## FPA_final
module FPA_final (
input clk,
input rst,
input [31 : 0] in1,
input [31 : 0] in2,
output [31 : 0] OUT
);
wire [31 : 0]A;
wire [31 : 0]B;
wire [31 : 0]C;
Registers operand1_reg (clk,rst, in1, A);
Registers operand2_reg (clk, rst, in2, B);
FPA B1 ( .A(A), .B(B), .Sum(C), .Cout(), .of());
Registers output_reg (clk,rst, C, OUT);
endmodule
For scale: roughly 2400 cells after synthesis, ~96 flip-flops, roughly 0.016 mm² of cells after synthesis.
==> flow/config.mk <==
export PLATFORM = sky130hd
export DESIGN_NAME = FPA_final
export DESIGN_NICKNAME = FPA_final
export VERILOG_FILES = /design/flow/design.v
export SDC_FILE = /design/flow/constraint.sdc
export NUM_CORES = 4
export LEC_CHECK = 0
export CAP_MARGIN = 20
export CORE_MARGIN = 2
export CORE_UTILIZATION = 40
export CTS_CLUSTER_SIZE = 35
export GPL_TIMING_DRIVEN = 0
export MIN_ROUTING_LAYER = met2
export SLEW_MARGIN = 15
==> flow/constraint.sdc <==
create_clock -name core_clock -period 22.0 [get_ports {clk}]
set_input_delay 4.4000 -clock core_clock [delete_from_list [all_inputs] [get_ports {clk}]]
set_output_delay 4.4000 -clock core_clock [all_outputs]
set_load 0.01 [all_outputs]
run.sh (not shown) runs the stock make flow with config.mk's settings and CLKGATE_MAP_FILE=.
The starting point did not get past global routing.
Rerun with:
- CORE_UTILIZATION: 40 -> 59
- CTS_CLUSTER_SIZE: 35 -> not set
- GPL_TIMING_DRIVEN: 0 -> not set
- MIN_ROUTING_LAYER: met2 -> not set
- SLEW_MARGIN: 15 -> 20
- clock period: 22.0 -> 11.1 ns (I/O delays scaled with it)
Effect:
- The new run aborted during global routing
- die area falls by 32%
- synthesized cell count is unchanged
- synthesized area stays the same
Rerun with:
- CORE_UTILIZATION: 59 -> 65
- CTS_CLUSTER_SIZE: not set -> 44
- SETUP_SLACK_MARGIN: not set -> 3.25
- clock period: 11.1 -> 11.6 ns (I/O delays scaled with it)
Outcome: The new run died in global routing. Synthesized area stays the same. Die size is lower by 9.0%. Synthesized cell count does not change.

========
Starting RTL as in the previous note.
==> flow/design.v (excerpt) <==
module FPA_final (
input clk,
input rst,
input [31 : 0] in1,
input [31 : 0] in2,
output [31 : 0] OUT
);
wire [31 : 0]A;
wire [31 : 0]B;
wire [31 : 0]C;
Registers operand1_reg (clk,rst, in1, A);
Registers operand2_reg (clk, rst, in2, B);
FPA B1 ( .A(A), .B(B), .Sum(C), .Cout(), .of());
Registers output_reg (clk,rst, C, OUT);
endmodule
Settings: LEC_CHECK=0, CAP_MARGIN=20, CORE_MARGIN=2, CORE_UTILIZATION=65, CTS_CLUSTER_DIAMETER=347, CTS_CLUSTER_SIZE=45, SLEW_MARGIN=20; clock period 11.6 ns.
The first run did not get past 5_1_grt (GRT-0116).
Change:
CORE_UTILIZATION = 67   (was 65)
CTS_CLUSTER_DIAMETER = unset   (was 347)
CTS_CLUSTER_SIZE = 44   (was 45)
SETUP_SLACK_MARGIN = 1.52   (was unset)
What happened: Now the flow ended with an error in 4_1_cts. Area after synthesis stays the same. Die size is lower by a few percent. Synthesized cell count does not change.
Change:
CORE_UTILIZATION = 59   (was 67)
CTS_CLUSTER_SIZE = unset   (was 44)
SETUP_SLACK_MARGIN = unset   (was 1.52)
clock period = 11.2 ns   (was 11.6 ns; I/O delays follow)
Result: This time the run aborted during 5_1_grt with GRT-0232. Synthesized area does not change. Die area goes up by roughly a tenth. Synthesized cell count stays the same.
Change:
CORE_UTILIZATION = 40   (was 59)
clock period = 20.0 ns   (was 11.2 ns; I/O delays follow)
Effect:
- The changed run completed with no timing, DRC or antenna violations
- synthesized area stays the same
- die size goes up by about 46%
- synthesized cell count is unchanged

========
FPA_final again, from the RTL that the note above started with.
clock: 13.8 ns
lec_check: 0
abc_area: 1
cap_margin: 20
core_margin: 2
core_utilization: 72
cts_cluster_diameter: 339
cts_cluster_size: 99
slew_margin: 20
tns_end_percent: 15
The first run ended with an error in clock tree synthesis, error DPL-0038.
Edit:
- CTS_CLUSTER_DIAMETER: 339 -> 208
- CTS_CLUSTER_SIZE: 99 -> 30
- PLACE_DENSITY_LB_ADDON: not set -> 0.19
- TNS_END_PERCENT: 15 -> not set
- clock period: 13.8 -> 8.78 ns (I/O delays scaled with it)
This time the run ended with an error in detailed placement on DPL-0038.
Area after synthesis does not change.
Synthesized cell count stays the same.
Die area is unchanged.
Edit:
- ABC_AREA: 1 -> not set
- CORE_UTILIZATION: 72 -> 45
- CTS_CLUSTER_DIAMETER: 208 -> not set
- CTS_CLUSTER_SIZE: 30 -> not set
- PLACE_DENSITY_LB_ADDON: 0.19 -> not set
- SETUP_SLACK_MARGIN: not set -> -0.41
- clock period: 8.78 -> 11.1 ns (I/O delays scaled with it)
=>
- This time the run finished but failed the layout checks on negative setup slack
- area after synthesis climbs by 2.7%
- die area climbs by 62%
- synthesized cell count drops by about 16%
